## flow/design.v

```verilog
module fix_mul(
	output reg overflow, 
	output reg [16-1:0] z, 
	input [16-1:0] a, b 
);
reg sign;
reg [16-1:0] abs_a, abs_b;
reg [2*16-1:0] abs_r_result;
always@(*) begin
	sign = a[16-1] ^ b[16-1];
	abs_a = a[16-1] ? ~a + 1 : a;
	abs_b = b[16-1] ? ~b + 1 : b;
	abs_r_result = abs_a[16-1:0] * abs_b[16-1:0];
	z = sign ? ~abs_r_result[16-1+10:10] + 1 : abs_r_result[16-1+10:10];
	if(abs_r_result[2*16-2:16-1+10] > 0) overflow = 1'b1;
	else overflow = 1'b0;
end
endmodule
module fix_div(
	output reg overflow, 
	output reg [16-1:0] z, 
	input [16-1:0] a, b 
);
reg sign;
reg [2*16-1:0] abs_a;
reg [16-1:0] abs_b;
reg [2*16-1:0] abs_r_result;
always@(*) begin
	sign = a[16-1] ^ b[16-1];
	abs_a[16-1:0] = 0;
	abs_a[16-1+10:10] = a[16-1] ? ~a + 1 : a;
	abs_a[2*16-1:16+10] = 0;
	abs_b = b[16-1] ? ~b + 1 : b;
	abs_r_result = abs_a[2*16-1:0] / {{16{1'b0}},abs_b[16-1:0]};
	z = sign ? ~abs_r_result[16-1:0] + 1 : abs_r_result[16-1:0];
	if(abs_r_result[2*16-2:16] > 0 || abs_b == 0) overflow = 1'b1;
	else overflow = 1'b0;
end
endmodule
module fix_add(
	output reg overflow, 
	output reg [16-1:0] z, 
	input [16-1:0] a, b 
);
reg [16:0] ext_a, ext_b, r_result;
always@(*) begin
	ext_a = {a[16-1],a};
	ext_b = {b[16-1],b};
	r_result = ext_a + ext_b;
	z = r_result[16-1:0];
	if(r_result[16] != r_result[16-1]) overflow = 1'b1;
	else overflow = 1'b0;
end
endmodule
module fix_mac(	 
	output overflow, 
	output [16-1:0] z, 
	input [16-1:0] a, b, c 
);
wire u_fix_mul_overflow;
wire [16-1:0] u_fix_mul_z;
fix_mul u_fix_mul(
	.overflow(u_fix_mul_overflow), 
	.z(u_fix_mul_z), 
	.a(a), .b(b) 
);
wire u_fix_add_overflow;
wire [16-1:0] u_fix_add_z;
fix_add u_fix_add(
	.overflow(u_fix_add_overflow), 
	.z(u_fix_add_z), 
	.a(u_fix_mul_z), .b(c) 
);
assign z = u_fix_add_z;
assign overflow = u_fix_mul_overflow | u_fix_add_overflow;
endmodule
module fix_sdc(	 
	output overflow, 
	output [16-1:0] z, 
	input [16-1:0] a, b, c 
);
wire [16-1:0] minus_b = ~b + 1;
wire u_fix_sub_overflow;
wire [16-1:0] u_fix_sub_z;
fix_add u_fix_sub(
	.overflow(u_fix_sub_overflow), 
	.z(u_fix_sub_z), 
	.a(a), .b(minus_b) 
);
wire u_fix_div_overflow;
wire [16-1:0] u_fix_div_z;
fix_div u_fix_div(
	.overflow(u_fix_div_overflow), 
	.z(u_fix_div_z), 
	.a(u_fix_sub_z), .b(c) 
);
assign z = u_fix_div_z;
assign overflow = u_fix_sub_overflow | u_fix_div_overflow;
endmodule
module fixu(
	output reg ack, 
	output reg overflow, 
	output reg [16-1:0] z, 
	input [16-1:0] a, b, c, 
	input fn, 
	input req, 
	input enable, 
	input rstn, clk 
);
reg [16-1:0] u_fix_mac_a, u_fix_mac_b, u_fix_mac_c;
wire [16-1:0] u_fix_mac_z;
wire u_fix_mac_overflow;
fix_mac u_fix_mac(
	.a(u_fix_mac_a), .b(u_fix_mac_b), .c(u_fix_mac_c), 
	.z(u_fix_mac_z), .overflow(u_fix_mac_overflow) 
);
reg [16-1:0] u_fix_sdc_a, u_fix_sdc_b, u_fix_sdc_c;
wire [16-1:0] u_fix_sdc_z;
wire u_fix_sdc_overflow;
fix_sdc u_fix_sdc(
	.a(u_fix_sdc_a), .b(u_fix_sdc_b), .c(u_fix_sdc_c), 
	.z(u_fix_sdc_z), .overflow(u_fix_sdc_overflow)
);
reg [1:0] req_d;
always@(negedge rstn or posedge clk) begin
	if(!rstn) req_d <= 2'b00;
	else if(enable) begin
		req_d[1] <= req_d[0];
		req_d[0] <= req;
	end
end
wire req_x = ^req_d;
reg [4:0] cnt;
always@(negedge rstn or posedge clk) begin
	if(!rstn) begin
		cnt <= 5'd0;
		ack <= 1'b0;
		z <= 0;
		overflow <= 1'b0;
	end
	else if(enable) begin
		if(cnt == 5'd0) begin
			if(req_x) begin
				case(fn)
					1'd0: begin
						cnt <= 5'd2;
						u_fix_mac_a <= a;
						u_fix_mac_b <= b;
						u_fix_mac_c <= c;
					end
					1'd1: begin
						cnt <= 5'd10;
						u_fix_sdc_a <= a;
						u_fix_sdc_b <= b;
						u_fix_sdc_c <= c;
					end
					default: begin
						u_fix_mac_a <= u_fix_mac_a;
						u_fix_mac_b <= u_fix_mac_b;
						u_fix_mac_c <= u_fix_mac_c;
						u_fix_sdc_a <= u_fix_sdc_a;
						u_fix_sdc_b <= u_fix_sdc_b;
						u_fix_sdc_c <= u_fix_sdc_c;
					end
				endcase
			end
		end
		else begin
			cnt <= cnt - 5'd1;
			if(cnt == 5'd1) begin
				ack <= ~ack;
				case(fn)
					1'd0: begin
						z <= u_fix_mac_z;
						overflow <= u_fix_mac_overflow;
					end
					1'd1: begin
						z <= u_fix_sdc_z;
						overflow <= u_fix_sdc_overflow;
					end
					default: begin
						z <= z;
						overflow <= overflow;
					end
				endcase
			end
		end
	end
end
endmodule
module fix_hpf_table(
	input sel_hpf_0p008, sel_hpf_0p002, sel_hpf_0p00025, 
	output [15:0] hpf_b1, hpf_b2, 
	output [15:0] hpf_a1, hpf_a2
);
assign hpf_b1 = sel_hpf_0p008 ? 16'd732		: sel_hpf_0p002 ? 16'd931	: sel_hpf_0p00025 ? 16'd1011	: 16'd1024;
assign hpf_b2 = sel_hpf_0p008 ? -16'd732	: sel_hpf_0p002 ? -16'd931	: sel_hpf_0p00025 ? -16'd1011	: 16'd1024;
assign hpf_a1 = sel_hpf_0p008 ? -16'd1024	: sel_hpf_0p002 ? -16'd1024	: sel_hpf_0p00025 ? -16'd1024	: 16'd1024;
assign hpf_a2 = sel_hpf_0p008 ? 16'd441		: sel_hpf_0p002 ? 16'd838	: sel_hpf_0p00025 ? 16'd998		: 16'd1024;
endmodule
module fix_lpf_table(
	input sel_lpf_0p1875, sel_lpf_0p325, sel_lpf_0p75, 
	output [15:0] lpf_b1, lpf_b2, lpf_b3, lpf_b4, lpf_b5, lpf_b6, 
	output [15:0] lpf_a1, lpf_a2, lpf_a3, lpf_a4, lpf_a5, lpf_a6
);
assign lpf_b1 = sel_lpf_0p1875 ? 16'd30		: sel_lpf_0p325 ? 16'd54	: sel_lpf_0p75 ? 16'd321	: 16'd1024;
assign lpf_b2 = sel_lpf_0p1875 ? -16'd55	: sel_lpf_0p325 ? -16'd3	: sel_lpf_0p75 ? 16'd1362	: 16'd1024;
assign lpf_b3 = sel_lpf_0p1875 ? 16'd33		: sel_lpf_0p325 ? 16'd56	: sel_lpf_0p75 ? 16'd2518	: 16'd1024;
assign lpf_b4 = sel_lpf_0p1875 ? 16'd33		: sel_lpf_0p325 ? 16'd56	: sel_lpf_0p75 ? 16'd2518	: 16'd1024;
assign lpf_b5 = sel_lpf_0p1875 ? -16'd55	: sel_lpf_0p325 ? -16'd3	: sel_lpf_0p75 ? 16'd1362	: 16'd1024;
assign lpf_b6 = sel_lpf_0p1875 ? 16'd30		: sel_lpf_0p325 ? 16'd54	: sel_lpf_0p75 ? 16'd321	: 16'd1024;
assign lpf_a1 = sel_lpf_0p1875 ? 16'd1024	: sel_lpf_0p325 ? 16'd1024	: sel_lpf_0p75 ? 16'd1024	: 16'd1024;
assign lpf_a2 = sel_lpf_0p1875 ? -16'd3507	: sel_lpf_0p325 ? -16'd2266	: sel_lpf_0p75 ? 16'd2270	: 16'd1024;
assign lpf_a3 = sel_lpf_0p1875 ? 16'd5000	: sel_lpf_0p325 ? 16'd2479	: sel_lpf_0p75 ? 16'd2647	: 16'd1024;
assign lpf_a4 = sel_lpf_0p1875 ? -16'd3656	: sel_lpf_0p325 ? -16'd1413	: sel_lpf_0p75 ? 16'd1729	: 16'd1024;
assign lpf_a5 = sel_lpf_0p1875 ? 16'd1366	: sel_lpf_0p325 ? 16'd444	: sel_lpf_0p75 ? 16'd631	: 16'd1024;
assign lpf_a6 = sel_lpf_0p1875 ? -16'd206	: sel_lpf_0p325 ? -16'd53	: sel_lpf_0p75 ? 16'd100	: 16'd1024;
endmodule
module fix_audio_ns(
	output reg ack, 
	output reg overflow, 
	output reg [16-1:0] tx_data, 
	input [16-1:0] rx_data, 
	input [16+16+16+4-1:0] conf, 
	input req, 
	input enable, 
	input rstn, clk 
);
reg [5:0] cst;
localparam
	st_error = (53^(53>>1)),
	st_done = (52^(52>>1)),
	st_vol = (51^(51>>1)), st_load_vol = (50^(50>>1)),
	st_vol_idle = (49^(49>>1)),
	st_kal_update_eec = (48^(48>>1)), st_kal_update_load_eec = (47^(47>>1)),
	st_kal_update_es = (46^(46>>1)), st_kal_update_load_es = (45^(45>>1)),
	st_kal_update_k = (44^(44>>1)),
	st_kal_update_k_load = (43^(43>>1)), st_kal_update_k_1 = (42^(42>>1)),
	st_kal_idle = (40^(40>>1)),
	st_lpf_y0 = (38^(38>>1)), st_lpf_a1 = (37^(37>>1)), 
	st_lpf_a6 = (36^(36>>1)), st_lpf_load_a6 = (35^(35>>1)), 
	st_lpf_a5 = (34^(34>>1)), st_lpf_load_a5 = (33^(33>>1)), 
	st_lpf_a4 = (32^(32>>1)), st_lpf_load_a4 = (31^(31>>1)), 
	st_lpf_a3 = (30^(30>>1)), st_lpf_load_a3 = (29^(29>>1)), 
	st_lpf_a2 = (28^(28>>1)), st_lpf_load_a2 = (27^(27>>1)), 
	st_lpf_b6 = (26^(26>>1)), st_lpf_load_b6 = (25^(25>>1)), 
	st_lpf_b5 = (24^(24>>1)), st_lpf_load_b5 = (23^(23>>1)), 
	st_lpf_b4 = (22^(22>>1)), st_lpf_load_b4 = (21^(21>>1)), 
	st_lpf_b3 = (20^(20>>1)), st_lpf_load_b3 = (19^(19>>1)), 
	st_lpf_b2 = (18^(18>>1)), st_lpf_load_b2 = (17^(17>>1)), 
	st_lpf_b1 = (16^(16>>1)), st_lpf_load_b1 = (15^(15>>1)), 
	st_lpf_shift = (14^(14>>1)),
	st_hpf_y0 = (13^(13>>1)),
	st_hpf_a1 = (12^(12>>1)), st_hpf_load_a1 = (11^(11>>1)), 
	st_hpf_a2 = (10^(10>>1)), st_hpf_load_a2 = (09^(09>>1)), 
	st_hpf_b2 = (08^(08>>1)), st_hpf_load_b2 = (07^(07>>1)), 
	st_hpf_b1 = (06^(06>>1)), st_hpf_load_b1 = (05^(05>>1)), 
	st_hpf_shift = (04^(04>>1)),
	st_in_vol = (03^(03>>1)), st_load_in_vol = (02^(02>>1)),
	st_in_vol_idle = (01^(01>>1)),
	st_idle = (00^(00>>1));
wire [1:0] sel_hpf = conf[1:0];
wire sel_hpf_0p008 = sel_hpf == 2'b11;
wire sel_hpf_0p002 = sel_hpf == 2'b10;
wire sel_hpf_0p00025 = sel_hpf == 2'b01;
wire disable_hpf = sel_hpf == 2'b00;
wire [15:0] hpf_b1, hpf_b2, hpf_a1, hpf_a2;
fix_hpf_table u_fix_hpf_table(
	sel_hpf_0p008, sel_hpf_0p002, sel_hpf_0p00025, 
	hpf_b1, hpf_b2, 
	hpf_a1, hpf_a2
);
wire [1:0] sel_lpf = conf[3:2];
wire sel_lpf_0p75 = sel_lpf == 2'b01;
wire sel_lpf_0p325 = sel_lpf == 2'b10;
wire sel_lpf_0p1875 = sel_lpf == 2'b11;
wire disable_lpf = sel_lpf == 2'b00;
wire [15:0] lpf_b1, lpf_b2, lpf_b3, lpf_b4, lpf_b5, lpf_b6;
wire [15:0] lpf_a1, lpf_a2, lpf_a3, lpf_a4, lpf_a5, lpf_a6;
fix_lpf_table u_fix_lpf_table(
	sel_lpf_0p1875, sel_lpf_0p325, sel_lpf_0p75, 
	lpf_b1, lpf_b2, lpf_b3, lpf_b4, lpf_b5, lpf_b6, 
	lpf_a1, lpf_a2, lpf_a3, lpf_a4, lpf_a5, lpf_a6
);
wire [16-1:0] kal_pnc = conf[16+4-1:4];
wire disable_kal = kal_pnc == {16{1'b0}};
wire [16-1:0] kal_mnc = 16'd1024;
wire [16-1:0] vol = conf[16+16+4-1:16+4];
wire disable_vol = vol == 16'd1024;
wire [16-1:0] in_vol = conf[16+16+16+4-1:16+16+4];
wire disable_in_vol = in_vol == 16'd1024;
wire u_fixu_ack;
wire u_fixu_overflow;
wire [16-1:0] u_fixu_z;
reg [16-1:0] u_fixu_a, u_fixu_b, u_fixu_c;
reg u_fixu_fn;
reg u_fixu_req;
fixu u_fixu(
	.ack(u_fixu_ack), 
	.overflow(u_fixu_overflow), 
	.z(u_fixu_z), 
	.a(u_fixu_a), .b(u_fixu_b), .c(u_fixu_c), 
	.fn(u_fixu_fn), 
	.req(u_fixu_req), 
	.enable(enable), 
	.rstn(rstn), .clk(clk) 
);
reg [1:0] req_d, u_fixu_ack_d;
always@(negedge rstn or posedge clk) begin
	if(!rstn) begin
		req_d <= 2'b00;
		u_fixu_ack_d <= 2'b00;
	end
	else if(enable) begin
		req_d[1] <= req_d[0];
		req_d[0] <= req;
		u_fixu_ack_d[1] <= u_fixu_ack_d[0];
		u_fixu_ack_d[0] <= u_fixu_ack;
	end
end
wire req_x = ^req_d;
wire u_fixu_ack_x = ^u_fixu_ack_d;
reg [16-1:0] data;
reg [16-1:0] hpf_x0, hpf_x1;
reg [16-1:0] hpf_y0, hpf_y1;
reg [16-1:0] lpf_x0, lpf_x1, lpf_x2, lpf_x3, lpf_x4, lpf_x5;
reg [16-1:0] lpf_y0, lpf_y1, lpf_y2, lpf_y3, lpf_y4, lpf_y5;
reg [15:0] kal_k, kal_es, kal_eec;
wire [15:0] kal_es_nst = kal_es;
wire [15:0] kal_eec_nst = kal_eec + kal_pnc;
always@(negedge rstn or posedge clk) begin
	if(!rstn) begin
		cst <= st_idle;
		data <= 0;
		u_fixu_fn <= 1'b0;
		u_fixu_req <= 1'b0;
		u_fixu_a <= 0;
		u_fixu_b <= 0;
		u_fixu_c <= 0;
		hpf_x0 <= 0; hpf_x1 <= 0;
		hpf_y0 <= 0; hpf_y1 <= 0;
		lpf_x0 <= 0; lpf_x1 <= 0; lpf_x2 <= 0; lpf_x3 <= 0; lpf_x4 <= 0; lpf_x5 <= 0;
		lpf_y0 <= 0; lpf_y1 <= 0; lpf_y2 <= 0; lpf_y3 <= 0; lpf_y4 <= 0; lpf_y5 <= 0;
		kal_k <= 0; kal_es <= 0; kal_eec <= 0;
		overflow <= 1'b0;
		ack <= 1'b0;
	end
	else if(enable) begin
		case(cst)
			st_idle: 
				if(req_x) begin
					cst <= st_in_vol_idle;
					data <= rx_data;
					overflow <= 1'b0;
				end
			st_in_vol_idle: begin
				if(disable_in_vol) cst <= st_hpf_shift;
				else cst <= st_load_in_vol;
			end
			st_load_in_vol: begin
				cst <= st_in_vol;
				u_fixu_fn <= 1'b0;
				u_fixu_req <= ~u_fixu_req;
				u_fixu_a <= data;
				u_fixu_b <= in_vol;
				u_fixu_c <= 0;
			end
			st_in_vol:
				if(u_fixu_ack_x) begin
					if(u_fixu_overflow) cst <= st_error;
					else begin
						cst <= st_hpf_shift;
						data <= u_fixu_z;
					end
				end
			st_hpf_shift: begin
				if(disable_hpf) cst <= st_lpf_shift;
				else cst <= st_hpf_load_b1;
				hpf_x0 <= data; hpf_x1 <= hpf_x0;
				hpf_y1 <= hpf_y0;
			end
			st_hpf_load_b1: begin
				cst <= st_hpf_b1;
				u_fixu_fn <= 1'b0;
				u_fixu_req <= ~u_fixu_req;
				u_fixu_a <= hpf_b1;
				u_fixu_b <= hpf_x0;
				u_fixu_c <= 0;
			end
			st_hpf_b1: 
				if(u_fixu_ack_x) begin
					if(u_fixu_overflow) cst <= st_error;
					else cst <= st_hpf_load_b2;
				end
			st_hpf_load_b2: begin
				cst <= st_hpf_b2;
				u_fixu_fn <= 1'b0;
				u_fixu_req <= ~u_fixu_req;
				u_fixu_a <= hpf_b2;
				u_fixu_b <= hpf_x1;
				u_fixu_c <= u_fixu_z;
			end
			st_hpf_b2: 
				if(u_fixu_ack_x) begin
					if(u_fixu_overflow) cst <= st_error;
					else begin
						cst <= st_hpf_load_a2;
						data <= u_fixu_z;
					end
				end
			st_hpf_load_a2: begin
				cst <= st_hpf_a2;
				u_fixu_fn <= 1'b0;
				u_fixu_req <= ~u_fixu_req;
				u_fixu_a <= hpf_a2;
				u_fixu_b <= hpf_y1;
				u_fixu_c <= 0;
			end
			st_hpf_a2: 
				if(u_fixu_ack_x) begin
					if(u_fixu_overflow) cst <= st_error;
					else cst <= st_hpf_load_a1;
				end
			st_hpf_load_a1: begin
				cst <= st_hpf_y0;
				u_fixu_fn <= 1'b1;
				u_fixu_req <= ~u_fixu_req;
				u_fixu_a <= data;
				u_fixu_b <= u_fixu_z;
				u_fixu_c <= hpf_a1;
			end
			st_hpf_y0: 
				if(u_fixu_ack_x) begin
					if(u_fixu_overflow) cst <= st_error;
					else begin
						cst <= st_lpf_shift;
						hpf_y0 <= u_fixu_z;
						data <= u_fixu_z;
					end
				end
			st_lpf_shift: begin
				if(disable_lpf) cst <= st_kal_idle;
				else cst <= st_lpf_load_b1;
				lpf_x0 <= data;
				lpf_x1 <= lpf_x0; lpf_x2 <= lpf_x1; lpf_x3 <= lpf_x2; lpf_x4 <= lpf_x3; lpf_x5 <= lpf_x4;
				lpf_y1 <= lpf_y0; lpf_y2 <= lpf_y1; lpf_y3 <= lpf_y2; lpf_y4 <= lpf_y3; lpf_y5 <= lpf_y4;
			end
			st_lpf_load_b1: begin
				cst <= st_lpf_b1;
				u_fixu_fn <= 1'b0;
				u_fixu_req <= ~u_fixu_req;
				u_fixu_a <= lpf_b1;
				u_fixu_b <= lpf_x0;
				u_fixu_c <= 0;
			end
			st_lpf_b1: 
				if(u_fixu_ack_x) begin
					if(u_fixu_overflow) cst <= st_error;
					else cst <= st_lpf_load_b2;
				end
			st_lpf_load_b2: begin
				cst <= st_lpf_b2;
				u_fixu_fn <= 1'b0;
				u_fixu_req <= ~u_fixu_req;
				u_fixu_a <= lpf_b2;
				u_fixu_b <= lpf_x1;
				u_fixu_c <= u_fixu_z;
			end
			st_lpf_b2: 
				if(u_fixu_ack_x) begin
					if(u_fixu_overflow) cst <= st_error;
					else cst <= st_lpf_load_b3;
				end
			st_lpf_load_b3: begin
				cst <= st_lpf_b3;
				u_fixu_fn <= 1'b0;
				u_fixu_req <= ~u_fixu_req;
				u_fixu_a <= lpf_b3;
				u_fixu_b <= lpf_x2;
				u_fixu_c <= u_fixu_z;
			end
			st_lpf_b3: 
				if(u_fixu_ack_x) begin
					if(u_fixu_overflow) cst <= st_error;
					else cst <= st_lpf_load_b4;
				end
			st_lpf_load_b4: begin
				cst <= st_lpf_b4;
				u_fixu_fn <= 1'b0;
				u_fixu_req <= ~u_fixu_req;
				u_fixu_a <= lpf_b4;
				u_fixu_b <= lpf_x3;
				u_fixu_c <= u_fixu_z;
			end
			st_lpf_b4: 
				if(u_fixu_ack_x) begin
					if(u_fixu_overflow) cst <= st_error;
					else cst <= st_lpf_load_b5;
				end
			st_lpf_load_b5: begin
				cst <= st_lpf_b5;
				u_fixu_fn <= 1'b0;
				u_fixu_req <= ~u_fixu_req;
				u_fixu_a <= lpf_b5;
				u_fixu_b <= lpf_x4;
				u_fixu_c <= u_fixu_z;
			end
			st_lpf_b5: 
				if(u_fixu_ack_x) begin
					if(u_fixu_overflow) cst <= st_error;
					else cst <= st_lpf_load_b6;
				end
			st_lpf_load_b6: begin
				cst <= st_lpf_b6;
				u_fixu_fn <= 1'b0;
				u_fixu_req <= ~u_fixu_req;
				u_fixu_a <= lpf_b6;
				u_fixu_b <= lpf_x5;
				u_fixu_c <= u_fixu_z;
			end
			st_lpf_b6: 
				if(u_fixu_ack_x) begin
					if(u_fixu_overflow) cst <= st_error;
					else begin
						cst <= st_lpf_load_a2;
						data <= u_fixu_z;
					end
				end
			st_lpf_load_a2: begin
				cst <= st_lpf_a2;
				u_fixu_fn <= 1'b0;
				u_fixu_req <= ~u_fixu_req;
				u_fixu_a <= lpf_a2;
				u_fixu_b <= lpf_y1;
				u_fixu_c <= 0;
			end
			st_lpf_a2: 
				if(u_fixu_ack_x) begin
					if(u_fixu_overflow) cst <= st_error;
					else cst <= st_lpf_load_a3;
				end
			st_lpf_load_a3: begin
				cst <= st_lpf_a3;
				u_fixu_fn <= 1'b0;
				u_fixu_req <= ~u_fixu_req;
				u_fixu_a <= lpf_a3;
				u_fixu_b <= lpf_y2;
				u_fixu_c <= u_fixu_z;
			end
			st_lpf_a3: 
				if(u_fixu_ack_x) begin
					if(u_fixu_overflow) cst <= st_error;
					else cst <= st_lpf_load_a4;
				end
			st_lpf_load_a4: begin
				cst <= st_lpf_a4;
				u_fixu_fn <= 1'b0;
				u_fixu_req <= ~u_fixu_req;
				u_fixu_a <= lpf_a4;
				u_fixu_b <= lpf_y3;
				u_fixu_c <= u_fixu_z;
			end
			st_lpf_a4: 
				if(u_fixu_ack_x) begin
					if(u_fixu_overflow) cst <= st_error;
					else cst <= st_lpf_load_a5;
				end
			st_lpf_load_a5: begin
				cst <= st_lpf_a5;
				u_fixu_fn <= 1'b0;
				u_fixu_req <= ~u_fixu_req;
				u_fixu_a <= lpf_a5;
				u_fixu_b <= lpf_y4;
				u_fixu_c <= u_fixu_z;
			end
			st_lpf_a5: 
				if(u_fixu_ack_x) begin
					if(u_fixu_overflow) cst <= st_error;
					else cst <= st_lpf_load_a6;
				end
			st_lpf_load_a6: begin
				cst <= st_lpf_a6;
				u_fixu_fn <= 1'b0;
				u_fixu_req <= ~u_fixu_req;
				u_fixu_a <= lpf_a6;
				u_fixu_b <= lpf_y5;
				u_fixu_c <= u_fixu_z;
			end
			st_lpf_a6: 
				if(u_fixu_ack_x) begin
					if(u_fixu_overflow) cst <= st_error;
					else cst <= st_lpf_a1;
				end
			st_lpf_a1: begin
				cst <= st_lpf_y0;
				u_fixu_fn <= 1'b1;
				u_fixu_req <= ~u_fixu_req;
				u_fixu_a <= data;
				u_fixu_b <= u_fixu_z;
				u_fixu_c <= lpf_a1;
			end
			st_lpf_y0: 
				if(u_fixu_ack_x) begin
					if(u_fixu_overflow) cst <= st_error;
					else begin
						cst <= st_kal_idle;
						lpf_y0 <= u_fixu_z;
						data <= u_fixu_z;
					end
				end
			st_kal_idle: begin
				if(disable_kal) cst <= st_vol_idle;
				else cst <= st_kal_update_k_1;
			end
			st_kal_update_k_1: begin
				cst <= st_kal_update_k_load;
				kal_k <= kal_eec_nst + kal_mnc;
			end
			st_kal_update_k_load: begin
				cst <= st_kal_update_k;
				u_fixu_fn <= 1'b1;
				u_fixu_req <= ~u_fixu_req;
				u_fixu_a <= kal_eec_nst;
				u_fixu_b <= 0;
				u_fixu_c <= kal_k;
			end
			st_kal_update_k: 
				if(u_fixu_ack_x) begin
					if(u_fixu_overflow) cst <= st_error;
					else begin
						cst <= st_kal_update_load_es;
						kal_k <= u_fixu_z;
					end
				end
			st_kal_update_load_es: begin
				cst <= st_kal_update_es;
				u_fixu_fn <= 1'b0;
				u_fixu_req <= ~u_fixu_req;
				u_fixu_a <= kal_k;
				u_fixu_b <= data + (~kal_es_nst + 1);
				u_fixu_c <= kal_es_nst;
			end
			st_kal_update_es: 
				if(u_fixu_ack_x) begin
					if(u_fixu_overflow) cst <= st_error;
					else begin
						cst <= st_kal_update_load_eec;
						kal_es <= u_fixu_z;
					end
				end
			st_kal_update_load_eec: begin
				cst <= st_kal_update_eec;
				u_fixu_fn <= 1'b0;
				u_fixu_req <= ~u_fixu_req;
				u_fixu_a <= ~kal_k + 1;
				u_fixu_b <= kal_eec_nst;
				u_fixu_c <= kal_eec_nst;
			end
			st_kal_update_eec: 
				if(u_fixu_ack_x) begin
					if(u_fixu_overflow) cst <= st_error;
					else begin
						cst <= st_vol_idle;
						kal_eec <= u_fixu_z;
						data <= kal_es;
					end
				end
			st_vol_idle: begin
				if(disable_vol) cst <= st_done;
				else cst <= st_load_vol;
			end
			st_load_vol: begin
				cst <= st_vol;
				u_fixu_fn <= 1'b0;
				u_fixu_req <= ~u_fixu_req;
				u_fixu_a <= data;
				u_fixu_b <= vol;
				u_fixu_c <= 0;
			end
			st_vol:
				if(u_fixu_ack_x) begin
					if(u_fixu_overflow) cst <= st_error;
					else begin
						cst <= st_done;
						data <= u_fixu_z;
					end
				end
			st_error: begin
				cst <= st_done;
				overflow <= 1'b1;
			end
			st_done: begin
				cst <= st_idle;
				tx_data <= data;
				ack <= ~ack;
			end
			default: cst <= st_idle;
		endcase
	end
end
endmodule
```

## flow/run.sh

```bash
#!/bin/bash
# the make line also repeats each setting of config.mk as NAME=value (left out here)
make -C /OpenROAD-flow-scripts/flow DESIGN_CONFIG=/design/flow/config.mk WORK_HOME=/design/flow/orfs CLKGATE_MAP_FILE= finish
```

## flow/config.mk

```make
export PLATFORM = sky130hd
export DESIGN_NAME = fix_audio_ns
export DESIGN_NICKNAME = fix_audio_ns
export VERILOG_FILES = /design/flow/design.v
export SDC_FILE = /design/flow/constraint.sdc
export NUM_CORES = 4
export LEC_CHECK = 0
export ABC_AREA = 0
export CAP_MARGIN = 20
export CELL_PAD_IN_SITES_DETAIL_PLACEMENT = 1
export CELL_PAD_IN_SITES_GLOBAL_PLACEMENT = 1
export CORE_MARGIN = 6
export CORE_UTILIZATION = 40
export CTS_CLUSTER_SIZE = 16
export GPL_ROUTABILITY_DRIVEN = 1
export GPL_TIMING_DRIVEN = 0
export HOLD_SLACK_MARGIN = 0.16
export SLEW_MARGIN = 30
```

## flow/constraint.sdc

```tcl
create_clock -name core_clock -period 90.0 [get_ports {clk}]
set_input_delay 18.0000 -clock core_clock [delete_from_list [all_inputs] [get_ports {clk}]]
set_output_delay 18.0000 -clock core_clock [all_outputs]
set_load 0.01 [all_outputs]
```

==> Slide: Implementation Results, run 1 <==
Physical Implementation Snapshot

Outcome
  – Result of the run: no timing/DRC/antenna violations

CTS
  – Source-to-sink clock delay at the later pin of the worst-skew pair: ~0.66 ns
  – Buffer type at the clock tree root: clkbuf_16
  – Clock tree from TritonCTS: built
  – Worst-case clock buffer depth: 3
  – Number of buffers created by CTS: 55
  – Number of sinks driven by the clock tree: around 520
  – Number of hold buffers added after CTS: 0
  – Clock slew at reported path FFs: 0.06 ns
  – Count of H-tree levels built during CTS: 2

Setup path
  – Cell count along the critical path: 475
  – Most frequent CP cell: a21o_1
  – Data required time at the worst endpoint: a little over 90 ns
  – Critical Path AT: 86.81 ns
  – Largest stage delay on the critical path: between 0.6 and 0.7 ns
  – Reg-to-reg setup timing slack: 3.68 ns
  – Critical Path Start Type: register
  – Capture instance of the worst register-to-register path: u_fixu.z[14]
  – End point of the critical path: u_fixu.z[14]
  – Worst setup EP type: register
  – Worst R2R Start: u_fixu.u_fix_sdc_c[0]
  – Critical path type: reg2reg
  – Crit path max fanout: 10
  – Cell with the biggest individual delay on the critical path: o311ai_0
  – Crit path launch: u_fixu.u_fix_sdc_c[0]
  – Delay-heaviest family, CP: AND-OR/OR-AND gates
  – CP bufs+invs: 61
  – Cell count of the worst reg-to-reg path: 475

Logic synthesis
  – Most used standard cells in the synthesized netlist: 743 x nand2_1, 656 x nor2_1, 563 x ha_1
  – Dominant cell by count in the synthesized netlist: nand2_1
  – Post-synthesis chip area from yosys: 60800 um^2
  – Largest cells by area: dfrtp_1 17%, ha_1 12%, mux2_2 6.6%
  – Async set-reset flop share out of synthesis: about four fifths
  – Synth Area in Compound Gates: 22.86%
  – Count of synthesis-stage warnings from yosys: 5
  – XOR Share, Synth: between 6 and 7%
  – Multiplexer share of the synthesized area: 7.258%
  – Number of cell instances after yosys synthesis: 7236
  – Fraction of the yosys area taken by sequential cells: 22.28%
  – Cell area after synthesis: 60800 um^2
  – Area fraction in full adders, half adders and majority gates: 18.11%
  – Combinational family with the most area after synthesis: AND-OR/OR-AND gates
  – Flip-flops with a built-in enable: 112
  – Portion of synthesized cell area occupied by the leading cell type: 16.75%
  – Basic-gate share of the synthesized area counting and, or, nand and nor cells: 18.67%
  – Cell variety after synth: between 100 and 150
  – Synthesized instance count: 7236
  – Top_reg_cell synth: dfrtp_1
  – Cell type with the highest aggregate area in the netlist: dfrtp_1
  – Mean post-synth cell area: 8.403 um^2
  – Number of storage elements in the synthesis netlist: 519

Timing
  – Tightest Pin Transition: 1.116 ns
  – Setup violators final: 0
  – Worst-case hold slack: between 0.4 and 0.5 ns
  – Post-route minimum period: 86.32 ns
  – Ratio of final minimum period to clock period: between 90% and 100%
  – Remaining max-slew budget at the tightest pin: 25.60%
  – Number of endpoints with negative hold slack in the final report: 0
  – Maximum clock rate: approximately 12 MHz
  – Setup skew after layout: 0.04919 ns
  – Max Transition Viols Final: 0

Layout
  – Tally of filler cells in the layout: 17640
  – Post-synthesis to final-layout area growth: 19.16%
  – Utilization after layout: 48.20%
  – Number of nets in the finished design: about 8600

Global routing
  – Antenna violations before repair: 8
  – Wire length of the first global-routing pass: 379900 um
  – GRT Overall Usage: 29.88%
  – Grt ovf: 0
  – Via count of the first global-routing pass: between 60000 and 70000
  – Maximum number of pins on one net before global-route repair: around 84

Drt
  – Total length of routed wires: roughly 260000 um
  – Via density per instance: 6.114
  – Post-route DRC: 0
  – Iter 0 DRT Violations: 3932
  – Routed length per placed instance: 26.21 um
  – 1st-pass router iterations: 7
  – Antenna-violating nets left: 0
  – Total vias in the final route: about 60000

Floorplan
  – Total die size: 161500 um^2
  – Total I/O pin count: 90
  – Core outline area: 150300 um^2
  – Std cell rows: 142
  – Floorplan core density: 40.45%
  – Die boundary width: 401.9 um
  – Vertical die size: 401.9 um

Placement
  – Port-buffer cells: 89
  – DP Wirelength: 202100 um
  – Placer Congestion: 0.9859

Hold path
  – Hold Startpoint: ack
  – Cells on Worst Hold Path: 1
  – Type of the tightest min-delay check: reg2reg
  – Capture endpoint of the worst hold path: ack

Run
  – OpenROAD warning count: 39
  – Max-cap violations: 0
==> final cells by class <==
type                            instances  area, um^2  area share (%)
Antenna cell                            9       22.52         0.03108
Clock inverter                         23       242.7          0.3350
Sequential cell                       519       13550           18.70
Clock buffer                           81        1627           2.245
Timing Repair Buffer                  452        4033           5.566
Buffer                                278        1607           2.217
Tap cell                             2016        2522           3.482
Multi-Input combinational cell       6045       47380           65.39
Inverter                              391        1475           2.036
==> stage by stage <==
step,cells,TNS (ns),cell area [um^2],setup WS (ns)
4_1_cts,9650,0,70120,0.01611
5_1_grt,9809,-4.789,72440,-0.7660
3_3_place_gp,9345,-434.33,64300,-28.54
3_5_place_dp,9405,-400.83,65560,-26.01
6_report,9814,0,72450,3.680
2_1_floorplan,7240,0,60890,0.009514
==> per-layer routing <==
layer	vias up	GRT usage (%)	share of wire, %
li1	27500	-	-
met4	4	10.85	4.5
met2	1640	50.21	47
met1	30370	40.10	44
met5	-	0	0.010
met3	488	3.130	4.9
==> timing repair <==
item,CTS,global route
resized,398,283
endpoints found under the setup margin,16,16
endpoints found under the hold margin,0,0
setup buffers,144,154
pin swaps,123,190
cloned,2,4
==> run 2, diff against run 1 <==
ABC_AREA = not set   (was 0)
CAP_MARGIN = 10   (was 20)
CELL_PAD_IN_SITES_GLOBAL_PLACEMENT = not set   (was 1)
CORE_ASPECT_RATIO = 1.96   (was not set)
CORE_MARGIN = 2   (was 6)
CTS_CLUSTER_SIZE = not set   (was 16)
GPL_ROUTABILITY_DRIVEN = not set   (was 1)
GPL_TIMING_DRIVEN = not set   (was 0)
HOLD_SLACK_MARGIN = not set   (was 0.16)
MAX_ROUTING_LAYER = met4   (was not set)
SETUP_SLACK_MARGIN = -2.0   (was not set)
SLEW_MARGIN = 5   (was 30)
==> Slide: Implementation Results, run 2 <==
Physical Implementation Snapshot

Logic synthesis
  – Basic-gate share of the synthesized area counting and, or, nand and nor cells: 18.67%
  – Flip-flops with a built-in enable: 112
  – Number of storage elements in the synthesis netlist: 519
  – Number of cell instances after yosys synthesis: 7236
  – Fraction of the yosys area taken by sequential cells: 22.28%
  – Async set-reset flop share out of synthesis: between 70% and 80%
  – Cell type with the highest aggregate area in the netlist: dfrtp_1
  – Cell area after synthesis: 60800 um^2
  – Largest cells by area: dfrtp_1 17%, ha_1 12%, mux2_2 6.6%
  – Synth Area in Compound Gates: a little under a quarter
  – Area fraction in full adders, half adders and majority gates: between 15 and 20%
  – Dominant cell by count in the synthesized netlist: nand2_1
  – XOR Share, Synth: 6.538%
  – Portion of synthesized cell area occupied by the leading cell type: 16.75%
  – Count of synthesis-stage warnings from yosys: 5
  – Top_reg_cell synth: dfrtp_1
  – Most used standard cells in the synthesized netlist: 743 x nand2_1, 656 x nor2_1, 563 x ha_1
  – Post-synthesis chip area from yosys: just over 60000 um^2
  – Mean post-synth cell area: about 8.4 um^2
  – Combinational family with the most area after synthesis: AND-OR/OR-AND gates
  – Cell variety after synth: 129
  – Synthesized instance count: 7236
  – Multiplexer share of the synthesized area: 7.258%

Outcome
  – Result of the run: no timing/DRC/antenna violations

Setup path
  – Critical path type: reg2reg
  – Cell count along the critical path: between 400 and 500
  – Crit path launch: u_fixu.u_fix_sdc_c[0]
  – Capture instance of the worst register-to-register path: u_fixu.z[14]
  – Data required time at the worst endpoint: 90.54 ns
  – Delay-heaviest family, CP: AND-OR/OR-AND gates
  – CP bufs+invs: 33
  – Worst setup EP type: register
  – End point of the critical path: u_fixu.z[14]
  – Cell with the biggest individual delay on the critical path: a2111oi_1
  – Crit path max fanout: 31
  – Reg-to-reg setup timing slack: 3.57 ns
  – Critical Path AT: 86.97 ns
  – Largest stage delay on the critical path: 0.56 ns
  – Most frequent CP cell: o21ai_0
  – Worst R2R Start: u_fixu.u_fix_sdc_c[0]
  – Critical Path Start Type: register
  – Cell count of the worst reg-to-reg path: 432

Hold path
  – Capture endpoint of the worst hold path: ack
  – Hold Startpoint: ack
  – Cells on Worst Hold Path: 1
  – Type of the tightest min-delay check: reg2reg

Floorplan
  – Vertical die size: about 550 um
  – Floorplan core density: 40.23%
  – Std cell rows: approximately 200
  – Total die size: 155300 um^2
  – Total I/O pin count: 90
  – Core outline area: between 150000 and 200000 um^2
  – Die boundary width: 282.5 um

CTS
  – Buffer type at the clock tree root: clkbuf_16
  – Count of H-tree levels built during CTS: 2
  – Number of buffers created by CTS: about 44
  – Number of sinks driven by the clock tree: 519
  – Worst-case clock buffer depth: 3
  – Clock tree from TritonCTS: built
  – Clock slew at reported path FFs: 0.07 ns
  – Source-to-sink clock delay at the later pin of the worst-skew pair: approximately 0.66 ns

Drt
  – Total length of routed wires: 267700 um
  – 1st-pass router iterations: 8
  – Via density per instance: 6.336
  – Total vias in the final route: 60200
  – Antenna-violating nets left: 0
  – Iter 0 DRT Violations: 3195
  – Post-route DRC: 0
  – Routed length per placed instance: 28.18 um

Timing
  – Maximum clock rate: 11.57 MHz
  – Max Transition Viols Final: 0
  – Post-route minimum period: slightly below 90 ns
  – Number of endpoints with negative hold slack in the final report: 0
  – Worst-case hold slack: ~0.48 ns
  – Remaining max-slew budget at the tightest pin: around 12%
  – Tightest Pin Transition: between 1 and 1.5 ns
  – Smallest setup slack after layout: 3.571 ns
  – Setup tns final: 0 ns
  – Setup violators final: 0
  – Setup skew after layout: between 0.05 and 0.06 ns
  – Ratio of final minimum period to clock period: between 90 and 100%

Layout
  – Number of nets in the finished design: 8274
  – Tally of filler cells in the layout: between 15000 and 20000
  – Utilization after layout: 45.27%
  – Combined area of the multi-input logic cells: 45700 um^2
  – Post-synthesis to final-layout area growth: 12.54%
  – Final Non-Filler Cells: about 9500
  – Total area of sequential cells: 13550 um^2
  – Cell area after layout: 68430 um^2

Placement
  – DP Area: 65900 um^2
  – Placed cell count: 9381
  – Placer Congestion: 1.071
  – DP Wirelength: approximately 210000 um
  – Worst setup timing slack at the placement stage: -3.169 ns
  – Port-buffer cells: 89

Run
  – Max-cap violations: 0
  – OpenROAD warning count: approximately 44

Global routing
  – Maximum number of pins on one net before global-route repair: roughly 180
  – Grt ovf: 0
  – GRT Overall Usage: 35.05%
  – Wire length of the first global-routing pass: 399600 um
  – Via count of the first global-routing pass: 66080
  – Antenna violations before repair: 4
-- run 2: cell type report --
cell class	instances	share of cell area [%]
diodes	4	0.01463
inverters	391	2.150
flip-flops and latches	519	19.80
clock buffers	58	1.790
well taps	2020	3.694
multi-input cells	6045	66.79
clock inverters	23	0.4955
repair buffers	441	5.270
-- run 2: what timing repair did --
item	4_1_cts	5_1_grt
setup endpoints to repair	15	16
buffers inserted	3	32
hold buffers	0	0
gates cloned	0	1
gates resized	12	174
pin swaps	2	43
-- run 2: per-layer routing --
metal,wire (um),up-vias,global-route usage (%),share of wire [%]
met4,34310,0,35.23,13
li1,-,26810,-,-
met3,10950,1397,4.819,4.1
met1,83020,29950,29.79,31
met2,139400,2042,63.51,52
met5,0,-,-,0
==> run 3, diff against run 2 <==
ABC_AREA = 1   (was not set)
CAP_MARGIN = 0   (was 10)
CELL_PAD_IN_SITES_DETAIL_PLACEMENT = not set   (was 1)
CORE_ASPECT_RATIO = not set   (was 1.96)
CORE_UTILIZATION = 65   (was 40)
CTS_CLUSTER_SIZE = 18   (was not set)
GPL_TIMING_DRIVEN = 1   (was not set)
SETUP_SLACK_MARGIN = 5.0   (was -2.0)
SLEW_MARGIN = 35   (was 5)
TNS_END_PERCENT = 90   (was not set)
clock period = 68.0 ns   (was 90.0 ns; I/O delays follow)
==> Slide: Implementation Results, run 3 <==
Implementation Results

Placement
  – Worst setup timing slack at the placement stage: -4.191 ns
  – DP Wirelength: 179700 um
  – Port-buffer cells: roughly 89
  – Placed cell count: 11200
  – DP Area: 74330 um^2
  – Placer Congestion: 1.088

Floorplan
  – Floorplan core density: 65.27%
  – Total I/O pin count: around 90
  – Core outline area: 94590 um^2
  – Std cell rows: 113
  – Total die size: 97460 um^2
  – Die boundary width: 312.2 um
  – Vertical die size: 312.2 um

Logic synthesis
  – Cell area after synthesis: 61730 um^2
  – Top_reg_cell synth: dfrtp_1
  – XOR Share, Synth: 5.829%
  – Multiplexer share of the synthesized area: 0.03446%
  – Synthesized instance count: 8713
  – Basic-gate share of the synthesized area counting and, or, nand and nor cells: 27.87%
  – Dominant cell by count in the synthesized netlist: nand2_1
  – Async set-reset flop share out of synthesis: between 70% and 80%
  – Synth Area in Compound Gates: 15.46%
  – Portion of synthesized cell area occupied by the leading cell type: 16.50%
  – Combinational family with the most area after synthesis: simple AND/OR/NAND/NOR gates
  – Number of cell instances after yosys synthesis: approximately 8700
  – Area fraction in full adders, half adders and majority gates: 17.80%
  – Cell type with the highest aggregate area in the netlist: dfrtp_1
  – Largest cells by area: dfrtp_1 16%, nand2_1 12%, ha_1 11%
  – Post-synthesis chip area from yosys: 61730 um^2
  – Mean post-synth cell area: 7.085 um^2
  – Flip-flops with a built-in enable: 112
  – Cell variety after synth: 96
  – Fraction of the yosys area taken by sequential cells: 21.95%
  – Count of synthesis-stage warnings from yosys: 5
  – Most used standard cells in the synthesized netlist: 1984 x nand2_1, 1335 x inv_1, 703 x o21ai_0
  – Number of storage elements in the synthesis netlist: 519

Outcome
  – First error: [ERROR GRT-0232] Routing congestion too high. Check the congestion heatmap in the GUI.
  – Result of the run: stopped before the end
  – Step where the flow halted: global routing

CTS
  – Buffer type at the clock tree root: clkbuf_16
  – Worst-case clock buffer depth: 3
  – Count of H-tree levels built during CTS: 2
  – Number of buffers created by CTS: 50
  – Number of sinks driven by the clock tree: between 500 and 600

Global routing
  – GRT Overall Usage: 90.22%
  – Grt ovf: 1740
[run 3: per-layer routing]
metal  overflow  GRT usage, %
met5          -             -
met4        420         91.76
met3        106         76.74
met2       1101         102.1
met1        113         88.20
[run 3: what timing repair did]
item / in CTS
setup endpoints to repair: 16
gates resized: 232
setup buffers: 371
hold buffers: 0
pin swaps: 277
gates cloned: 9
==> run 4, diff against run 3 <==
CAP_MARGIN = 20   (was 0)
CORE_UTILIZATION = 62   (was 65)
CTS_CLUSTER_SIZE = 96   (was 18)
GPL_TIMING_DRIVEN = not set   (was 1)
MAX_ROUTING_LAYER = not set   (was met4)
SETUP_SLACK_MARGIN = not set   (was 5.0)
SLEW_MARGIN = 20   (was 35)
TNS_END_PERCENT = 20   (was 90)
clock period = 51.3 ns   (was 68.0 ns; I/O delays follow)
==> Slide: Implementation Results, run 4 <==
Implementation Results

Floorplan
  – Floorplan core density: 62.63%
  – Std cell rows: 115
  – Die boundary width: 319.5 um
  – Total die size: approximately 100000 um^2
  – Total I/O pin count: 90
  – Vertical die size: 319.5 um
  – Core outline area: 98560 um^2

Logic synthesis
  – Dominant cell by count in the synthesized netlist: nand2_1
  – Cell type with the highest aggregate area in the netlist: dfrtp_1
  – Mean post-synth cell area: 7.085 um^2
  – XOR Share, Synth: 5.829%
  – Area fraction in full adders, half adders and majority gates: 17.80%
  – Most used standard cells in the synthesized netlist: 1984 x nand2_1, 1335 x inv_1, 703 x o21ai_0
  – Top_reg_cell synth: dfrtp_1
  – Cell variety after synth: 96
  – Async set-reset flop share out of synthesis: 78.42%
  – Flip-flops with a built-in enable: around 110
  – Largest cells by area: dfrtp_1 16%, nand2_1 12%, ha_1 11%
  – Post-synthesis chip area from yosys: 61730 um^2
  – Combinational family with the most area after synthesis: simple AND/OR/NAND/NOR gates
  – Portion of synthesized cell area occupied by the leading cell type: between 10% and 20%
  – Number of storage elements in the synthesis netlist: 519
  – Cell area after synthesis: between 60000 and 70000 um^2
  – Synthesized instance count: 8713
  – Basic-gate share of the synthesized area counting and, or, nand and nor cells: between 20% and 30%
  – Fraction of the yosys area taken by sequential cells: 21.95%
  – Number of cell instances after yosys synthesis: 8713
  – Multiplexer share of the synthesized area: 0.03446%
  – Synth Area in Compound Gates: 15.46%
  – Count of synthesis-stage warnings from yosys: 5

Global routing
  – GRT Overall Usage: 80.42%
  – Grt ovf: 449

CTS
  – Buffer type at the clock tree root: clkbuf_16
  – Number of sinks driven by the clock tree: 519
  – Count of H-tree levels built during CTS: 2
  – Number of buffers created by CTS: 50
  – Worst-case clock buffer depth: 3

Outcome
  – Result of the run: stopped before the end
  – Step where the flow halted: global routing
  – First error: [ERROR GRT-0232] Routing congestion too high. Check the congestion heatmap in the GUI.

Placement
  – Placer Congestion: 1.052
  – Placed cell count: 11590
  – Port-buffer cells: around 89
  – DP Wirelength: between 150000 and 200000 um
==> run 4: metrics by stage <==
step / setup WS, ns / cell area [um^2] / hold slack [ns]
detailed placement: -20.95 / 76900 / 0.4589
global placement: -17.00 / 76890 / 0.4541
floorplan: -22.99 / 62770 / 0.4419
CTS: -17.62 / 82120 / 0.4745
==> run 4: repair_timing <==
action | CTS
endpoints found under the setup margin | 16
pin swaps | 242
hold buffers | 0
buffers inserted | 351
hold endpoints to repair | 0
resized | 211
cloned | 6
==> run 4: routing by layer <==
layer	overflow	GRT usage, %
met4	97	76.93
met1	73	81.24
met3	55	67.63
met5	3	41.89
met2	221	94.74
==> run 5, diff against run 4 <==
CORE_UTILIZATION = 65   (was 62)
CTS_CLUSTER_SIZE = 34   (was 96)
GPL_TIMING_DRIVEN = 1   (was not set)
HOLD_SLACK_MARGIN = 0.28   (was not set)
MAX_ROUTING_LAYER = met4   (was not set)
SETUP_SLACK_MARGIN = 5.0   (was not set)
SLEW_MARGIN = 35   (was 20)
TNS_END_PERCENT = 90   (was 20)
clock period = 68.6 ns   (was 51.3 ns; I/O delays follow)
==> Slide: Implementation Results, run 5 <==
Implementation Results

CTS
  – Number of buffers created by CTS: 51
  – Buffer type at the clock tree root: clkbuf_16
  – Number of sinks driven by the clock tree: slightly above 500
  – Worst-case clock buffer depth: 3
  – Number of hold buffers added after CTS: 0
  – Count of H-tree levels built during CTS: 2

Global routing
  – GRT Overall Usage: 85.16%
  – Grt ovf: 890

Logic synthesis
  – Number of cell instances after yosys synthesis: 8713
  – Cell variety after synth: 96
  – Synthesized instance count: 8713
  – XOR Share, Synth: 5.829%
  – Post-synthesis chip area from yosys: ~60000 um^2
  – Multiplexer share of the synthesized area: 0.03446%
  – Basic-gate share of the synthesized area counting and, or, nand and nor cells: 27.87%
  – Flip-flops with a built-in enable: ~110
  – Mean post-synth cell area: 7.085 um^2
  – Synth Area in Compound Gates: 15.46%
  – Number of storage elements in the synthesis netlist: 519
  – Dominant cell by count in the synthesized netlist: nand2_1
  – Combinational family with the most area after synthesis: simple AND/OR/NAND/NOR gates
  – Fraction of the yosys area taken by sequential cells: 21.95%
  – Most used standard cells in the synthesized netlist: 1984 x nand2_1, 1335 x inv_1, 703 x o21ai_0
  – Area fraction in full adders, half adders and majority gates: 17.80%
  – Count of synthesis-stage warnings from yosys: 5
  – Portion of synthesized cell area occupied by the leading cell type: between 10% and 20%
  – Async set-reset flop share out of synthesis: 78.42%
  – Top_reg_cell synth: dfrtp_1
  – Cell area after synthesis: 61730 um^2
  – Cell type with the highest aggregate area in the netlist: dfrtp_1
  – Largest cells by area: dfrtp_1 16%, nand2_1 12%, ha_1 11%

Placement
  – Port-buffer cells: 89
  – DP Area: between 70000 and 80000 um^2
  – DP Wirelength: 173900 um
  – Worst setup timing slack at the placement stage: -3.402 ns
  – Placer Congestion: 1.052

Floorplan
  – Std cell rows: 113
  – Total die size: 97460 um^2
  – Vertical die size: ~310 um
  – Die boundary width: between 300 and 400 um
  – Core outline area: roughly 95000 um^2
  – Total I/O pin count: 90
  – Floorplan core density: ~65%

Outcome
  – Result of the run: stopped before the end
  – Step where the flow halted: global routing
  – First error: [ERROR GRT-0232] Routing congestion too high. Check the congestion heatmap in the GUI.
[run 5: timing repair]
item / 4_1_cts
buffers inserted: 479
gates resized: 259
setup endpoints to repair: 16
cloned: 9
pin swaps: 229
[run 5: routing by layer]
metal / global-route usage, % / GRT overflow
met2: 97.30 / 510
met1: 84.86 / 86
met3: 70.97 / 78
met5: - / -
met4: 83.00 / 216
[run 5: per-stage QoR]
step,std cells
3_5_place_dp,10800
2_1_floorplan,8717
3_3_place_gp,10800
4_1_cts,11380
==> run 6, diff against run 5 <==
CAP_MARGIN = 40   (was 20)
CORE_UTILIZATION = 72   (was 65)
CTS_CLUSTER_DIAMETER = 390   (was not set)
CTS_CLUSTER_SIZE = 18   (was 34)
HOLD_SLACK_MARGIN = not set   (was 0.28)
PLACE_DENSITY_LB_ADDON = 0.07   (was not set)
SETUP_SLACK_MARGIN = 2.14   (was 5.0)
TNS_END_PERCENT = 5   (was 90)
clock period = 75.5 ns   (was 68.6 ns; I/O delays follow)
==> Slide: Implementation Results, run 6 <==
Physical Implementation Snapshot

Timing
  – Smallest setup slack after layout: -2.504 ns
  – Setup skew after layout: about 0.046 ns
  – Tightest Pin Transition: 1.100 ns
  – Remaining max-slew budget at the tightest pin: 26.09%
  – Max Transition Viols Final: 0
  – Setup repair after global routing missed its margin: true
  – Number of endpoints with negative hold slack in the final report: 0
  – Post-route minimum period: 78.00 ns
  – Setup violators final: 16
  – Ratio of final minimum period to clock period: 103.3%
  – Maximum clock rate: 12.82 MHz

Logic synthesis
  – Most used standard cells in the synthesized netlist: 1984 x nand2_1, 1335 x inv_1, 703 x o21ai_0
  – Number of storage elements in the synthesis netlist: 519
  – Async set-reset flop share out of synthesis: between 70 and 80%
  – Post-synthesis chip area from yosys: 61730 um^2
  – Mean post-synth cell area: 7.085 um^2
  – Synthesized instance count: 8713
  – Multiplexer share of the synthesized area: 0.03446%
  – Largest cells by area: dfrtp_1 16%, nand2_1 12%, ha_1 11%
  – Fraction of the yosys area taken by sequential cells: 21.95%
  – Area fraction in full adders, half adders and majority gates: approximately 18%
  – Portion of synthesized cell area occupied by the leading cell type: approximately 16%
  – Top_reg_cell synth: dfrtp_1
  – Synth Area in Compound Gates: 15.46%
  – Flip-flops with a built-in enable: 112
  – Combinational family with the most area after synthesis: simple AND/OR/NAND/NOR gates
  – Basic-gate share of the synthesized area counting and, or, nand and nor cells: between 20% and 30%
  – XOR Share, Synth: about 5.8%
  – Number of cell instances after yosys synthesis: 8713
  – Cell area after synthesis: 61730 um^2
  – Dominant cell by count in the synthesized netlist: nand2_1
  – Cell variety after synth: 96
  – Count of synthesis-stage warnings from yosys: 5
  – Cell type with the highest aggregate area in the netlist: dfrtp_1

Floorplan
  – Die boundary width: 296.8 um
  – Total I/O pin count: 90
  – Core outline area: roughly 85000 um^2
  – Total die size: 88100 um^2
  – Std cell rows: 107
  – Vertical die size: 296.8 um
  – Floorplan core density: between 70% and 80%

Setup path
  – Cell with the biggest individual delay on the critical path: o31ai_2
  – Critical Path AT: 78.44 ns
  – Worst R2R Start: u_fixu.u_fix_sdc_b[0]
  – Worst setup EP type: register
  – Delay-heaviest family, CP: AND-OR/OR-AND gates
  – Cell count of the worst reg-to-reg path: between 500 and 600
  – Cell count along the critical path: 579
  – Crit path launch: u_fixu.u_fix_sdc_b[0]
  – Reg-to-reg setup timing slack: -2.50 ns
  – Most frequent CP cell: nand2_2
  – Data required time at the worst endpoint: 75.94 ns
  – Capture instance of the worst register-to-register path: u_fixu.z[10]
  – Largest stage delay on the critical path: 0.56 ns
  – Critical path type: reg2reg
  – End point of the critical path: u_fixu.z[10]
  – CP bufs+invs: approximately 97
  – Critical Path Start Type: register
  – Crit path max fanout: 15

CTS
  – Worst-case clock buffer depth: 3
  – Clock slew at reported path FFs: 0.08 ns
  – Clock tree from TritonCTS: built
  – Number of sinks driven by the clock tree: 519
  – Count of H-tree levels built during CTS: 2
  – Buffer type at the clock tree root: clkbuf_16
  – Number of hold buffers added after CTS: 0
  – Source-to-sink clock delay at the later pin of the worst-skew pair: 0.61 ns
  – Number of buffers created by CTS: 34

Outcome
  – Result of the run: finished with violations
  – Causes of the layout check failure: setup timing

Drt
  – Iter 0 DRT Violations: 11030
  – 1st-pass router iterations: 16
  – Total vias in the final route: 69230
  – Total length of routed wires: 240600 um
  – Routed length per placed instance: 23.11 um
  – Antenna-violating nets left: 0
  – Via density per instance: 6.650
  – Post-route DRC: 0

Global routing
  – Maximum number of pins on one net before global-route repair: 255
  – Wire length of the first global-routing pass: 331800 um
  – GRT Overall Usage: 48.58%
  – Via count of the first global-routing pass: 61800
  – Antenna violations before repair: 11
  – Grt ovf: 0

Run
  – OpenROAD warning count: 43
  – Max-cap violations: 0

Layout
  – Post-synthesis to final-layout area growth: 16.18%
  – Number of nets in the finished design: 10080
  – Cell area after layout: slightly above 70000 um^2

Placement
  – DP Wirelength: ~160000 um
  – Worst setup timing slack at the placement stage: -3.009 ns
  – Placer Congestion: between 1 and 1.5
  – Port-buffer cells: 89
  – DP Area: 65860 um^2

Hold path
  – Capture endpoint of the worst hold path: u_fixu.u_fix_mac_b[15]
  – Cells on Worst Hold Path: 0
  – Type of the tightest min-delay check: reg2reg
  – Hold Startpoint: u_fixu_b[15]
## run 6: cell type report
| cell class | count | area (um^2) |
|---|---|---|
| diodes | 10 | 25.02 |
| clock buffers | 46 | 917.1 |
| clock inverters | 3 | 37.54 |
| fillers | 5025 | 13290 |
| inverters | 1423 | 5529 |
| multi-input cells | 6542 | 44350 |
| flip-flops and latches | 519 | 13550 |
| well taps | 1144 | 1431 |
| repair buffers | 720 | 5852 |
| repair inverters | 4 | 32.53 |
## run 6: stage by stage
step | utilization [%] | TNS (ns) | cells | hold WS [ns]
after floorplan | - | 0 | 8717 | 0.4419
after global placement | 77.31 | 0 | 10020 | 0.4547
after detailed placement | 77.47 | -37.72 | 10030 | 0.4550
after CTS | 79.78 | 0 | 10160 | 0.4735
after global routing | 84.37 | -81.70 | 10410 | 0.4934
final | 84.37 | -34.49 | 10410 | 0.4780
## run 6: routing by layer
| layer | up-vias | GRT usage, % | wire length [um] |
|---|---|---|---|
| li1 | 29590 | - | - |
| met1 | 31410 | 61.72 | 82030 |
| met2 | 6213 | 71.14 | 98700 |
| met3 | 2020 | 12.77 | 38090 |
| met4 | 0 | 25.44 | 21730 |
| met5 | - | - | 0 |
## run 6: repair_timing
action | 4_1_cts | 5_1_grt
resized | 106 | 537
gates cloned | 8 | 9
setup endpoints to repair | 16 | 16
buffers inserted | 69 | 233
pin swaps | 69 | 402
==> run 7, diff against run 6 <==
CAP_MARGIN = 20   (was 40)
CORE_UTILIZATION = 65   (was 72)
CTS_CLUSTER_DIAMETER = not set   (was 390)
CTS_CLUSTER_SIZE = 31   (was 18)
HOLD_SLACK_MARGIN = 0.3   (was not set)
PLACE_DENSITY_LB_ADDON = not set   (was 0.07)
SETUP_SLACK_MARGIN = 5.0   (was 2.14)
TNS_END_PERCENT = 90   (was 5)
clock period = 71.7 ns   (was 75.5 ns; I/O delays follow)
==> Slide: Implementation Results, run 7 <==
Implementation Results

Outcome
  – Result of the run: stopped before the end
  – Step where the flow halted: global routing

Logic synthesis
  – Fraction of the yosys area taken by sequential cells: 21.95%
  – Async set-reset flop share out of synthesis: between 70% and 80%
  – Cell type with the highest aggregate area in the netlist: dfrtp_1
  – Portion of synthesized cell area occupied by the leading cell type: roughly 16%
  – Synth Area in Compound Gates: 15.46%
  – Most used standard cells in the synthesized netlist: 1984 x nand2_1, 1335 x inv_1, 703 x o21ai_0
  – Mean post-synth cell area: 7.085 um^2
  – Post-synthesis chip area from yosys: 61730 um^2
  – XOR Share, Synth: 5.829%
  – Number of cell instances after yosys synthesis: 8713
  – Multiplexer share of the synthesized area: 0.03446%
  – Cell area after synthesis: 61730 um^2
  – Largest cells by area: dfrtp_1 16%, nand2_1 12%, ha_1 11%
  – Synthesized instance count: 8713
  – Basic-gate share of the synthesized area counting and, or, nand and nor cells: between 20% and 30%
  – Combinational family with the most area after synthesis: simple AND/OR/NAND/NOR gates
  – Count of synthesis-stage warnings from yosys: 5
  – Area fraction in full adders, half adders and majority gates: 17.80%
  – Cell variety after synth: 96
  – Flip-flops with a built-in enable: 112
  – Dominant cell by count in the synthesized netlist: nand2_1
  – Number of storage elements in the synthesis netlist: about 520
  – Top_reg_cell synth: dfrtp_1

CTS
  – Number of buffers created by CTS: 51
  – Buffer type at the clock tree root: clkbuf_16
  – Number of sinks driven by the clock tree: 519
  – Worst-case clock buffer depth: 3
  – Number of hold buffers added after CTS: 0
  – Count of H-tree levels built during CTS: 2

Placement
  – Port-buffer cells: 89
  – DP Wirelength: ~170000 um
  – Placer Congestion: 1.043
  – Worst setup timing slack at the placement stage: -2.871 ns

Floorplan
  – Vertical die size: 312.2 um
  – Total I/O pin count: 90
  – Floorplan core density: 65.27%
  – Die boundary width: 312.2 um
  – Core outline area: 94590 um^2
  – Total die size: between 90000 and 100000 um^2
  – Std cell rows: roughly 110
-- run 7: repair_timing --
item / CTS
endpoints found under the hold margin: 0
endpoints found under the setup margin: 16
gates cloned: 17
buffers inserted: 398
gates resized: 309
pin swaps: 265
-- run 7: per-stage QoR --
stage | utilization, % | cells | area (um^2)
floorplan | - | 8717 | 63000
global placement | 71.22 | 10280 | 67360
detailed placement | 71.27 | 10280 | 67410
CTS | 77.87 | 10790 | 73660
==> run 8, diff against run 7 <==
ABC_AREA = not set   (was 1)
CORE_UTILIZATION = 66   (was 65)
CTS_CLUSTER_SIZE = 60   (was 31)
GPL_TIMING_DRIVEN = not set   (was 1)
HOLD_SLACK_MARGIN = not set   (was 0.3)
MAX_ROUTING_LAYER = not set   (was met4)
SETUP_SLACK_MARGIN = not set   (was 5.0)
SLEW_MARGIN = 20   (was 35)
TNS_END_PERCENT = not set   (was 90)
clock period = 76.5 ns   (was 71.7 ns; I/O delays follow)
==> Slide: Implementation Results, run 8 <==
Physical Implementation Snapshot

Setup path
  – Crit path max fanout: 8
  – Cell count along the critical path: 443
  – Data required time at the worst endpoint: slightly below 80 ns
  – Cell with the biggest individual delay on the critical path: or4b_4
  – Critical Path Start Type: register
  – Worst setup EP type: register
  – Largest stage delay on the critical path: around 0.59 ns
  – Worst R2R Start: u_fixu.u_fix_sdc_c[1]
  – Critical Path AT: around 78 ns
  – Delay-heaviest family, CP: AND-OR/OR-AND gates
  – Most frequent CP cell: a21o_1
  – CP bufs+invs: 24
  – Reg-to-reg setup timing slack: -1.01 ns
  – End point of the critical path: u_fixu.z[14]
  – Cell count of the worst reg-to-reg path: 443

Drt
  – Total vias in the final route: between 60000 and 70000
  – Antenna-violating nets left: 0
  – Via density per instance: 7.077
  – Total length of routed wires: 233300 um
  – Iter 0 DRT Violations: 8439
  – Routed length per placed instance: 25.85 um

Layout
  – Number of nets in the finished design: 8625
  – Tally of filler cells in the layout: approximately 6000
  – Post-synthesis to final-layout area growth: 20.05%
  – Final Non-Filler Cells: around 9000
  – Utilization after layout: between 70% and 80%

Timing
  – Setup tns final: -8.923 ns
  – Setup skew after layout: 0.04278 ns
  – Worst-case hold slack: 0.4813 ns
  – Setup repair after global routing missed its margin: true
  – Setup violators final: 15
  – Smallest setup slack after layout: -1.006 ns
  – Maximum clock rate: 12.90 MHz
  – Remaining max-slew budget at the tightest pin: approximately 16%
  – Post-route minimum period: 77.51 ns
  – Ratio of final minimum period to clock period: 101.3%
  – Number of endpoints with negative hold slack in the final report: 0
  – Max Transition Viols Final: 0
  – Tightest Pin Transition: 1.246 ns

Floorplan
  – Total I/O pin count: approximately 90
  – Total die size: 94570 um^2
  – Core outline area: 91520 um^2
  – Vertical die size: around 310 um
  – Floorplan core density: 66.43%
  – Die boundary width: 307.5 um
  – Std cell rows: 111

Global routing
  – GRT Overall Usage: 45.92%
  – Antenna violations before repair: 7
  – Wire length of the first global-routing pass: 341400 um
  – Maximum number of pins on one net before global-route repair: 179
  – Grt ovf: 0

Logic synthesis
  – Portion of synthesized cell area occupied by the leading cell type: 16.75%
  – Dominant cell by count in the synthesized netlist: nand2_1
  – Largest cells by area: dfrtp_1 17%, ha_1 12%, mux2_2 6.6%
  – Number of cell instances after yosys synthesis: between 7000 and 8000
  – Number of storage elements in the synthesis netlist: about 520
  – XOR Share, Synth: 6.538%
  – Most used standard cells in the synthesized netlist: 743 x nand2_1, 656 x nor2_1, 563 x ha_1
  – Multiplexer share of the synthesized area: 7.258%
  – Basic-gate share of the synthesized area counting and, or, nand and nor cells: 18.67%
  – Fraction of the yosys area taken by sequential cells: 22.28%
  – Post-synthesis chip area from yosys: between 60000 and 70000 um^2
  – Async set-reset flop share out of synthesis: 78.42%
  – Mean post-synth cell area: 8.403 um^2
  – Cell area after synthesis: 60800 um^2
  – Synth Area in Compound Gates: 22.86%
  – Cell type with the highest aggregate area in the netlist: dfrtp_1
  – Top_reg_cell synth: dfrtp_1
  – Synthesized instance count: 7236
  – Combinational family with the most area after synthesis: AND-OR/OR-AND gates
  – Count of synthesis-stage warnings from yosys: 5

Placement
  – Placer Congestion: 1.033
  – DP Wirelength: 162900 um
  – Placed cell count: approximately 8600
  – Port-buffer cells: 89

CTS
  – Count of H-tree levels built during CTS: 2
  – Buffer type at the clock tree root: clkbuf_16
  – Number of sinks driven by the clock tree: between 500 and 600
  – Number of buffers created by CTS: around 50
  – Clock slew at reported path FFs: 0.06 ns
  – Clock tree from TritonCTS: built
  – Source-to-sink clock delay at the later pin of the worst-skew pair: 0.63 ns
  – Worst-case clock buffer depth: 3

Hold path
  – Hold Startpoint: u_fixu_req
  – Capture endpoint of the worst hold path: u_fixu_req
  – Type of the tightest min-delay check: reg2reg

Run
  – OpenROAD warning count: 45
  – Max-cap violations: 0

Outcome
  – Result of the run: finished with violations
  – Causes of the layout check failure: setup timing
[run 8: metal layers]
layer | up-vias | GRT usage (%) | share of wire [%]
met5 | - | 0 | 0.027
met2 | 4446 | 72.24 | 44
met1 | 30370 | 57.55 | 36
met3 | 1432 | 10.08 | 12
li1 | 27630 | - | -
met4 | 10 | 28.68 | 8.3
[run 8: metrics by stage]
stage	setup WS [ns]	area, um^2
after floorplan	-2.773	62290
after global placement	-0.1586	66450
after detailed placement	-1.906	66470
after CTS	0.006814	69900
after global routing	-4.155	72980
final	-1.006	72990
[run 8: cell type report]
cell class	instances	area, um^2	share of cell area (%)
antenna	6	15.01	0.02057
tap	1186	1484	2.033
inverter	391	1478	2.024
multi-input combinational	6048	48410	66.33
timing repair buffer	782	6374	8.732
sequential	519	13550	18.56
clock buffer	75	1488	2.038
clock inverter	20	192.7	0.2640
[run 8: timing repair]
| action | in CTS | in global routing |
|---|---|---|
| pin swaps | 139 | 356 |
| gates cloned | 7 | 3 |
| setup endpoints to repair | 16 | 16 |
| setup buffers | 118 | 158 |
| gates resized | 158 | 365 |
| hold buffers | 0 | 0 |
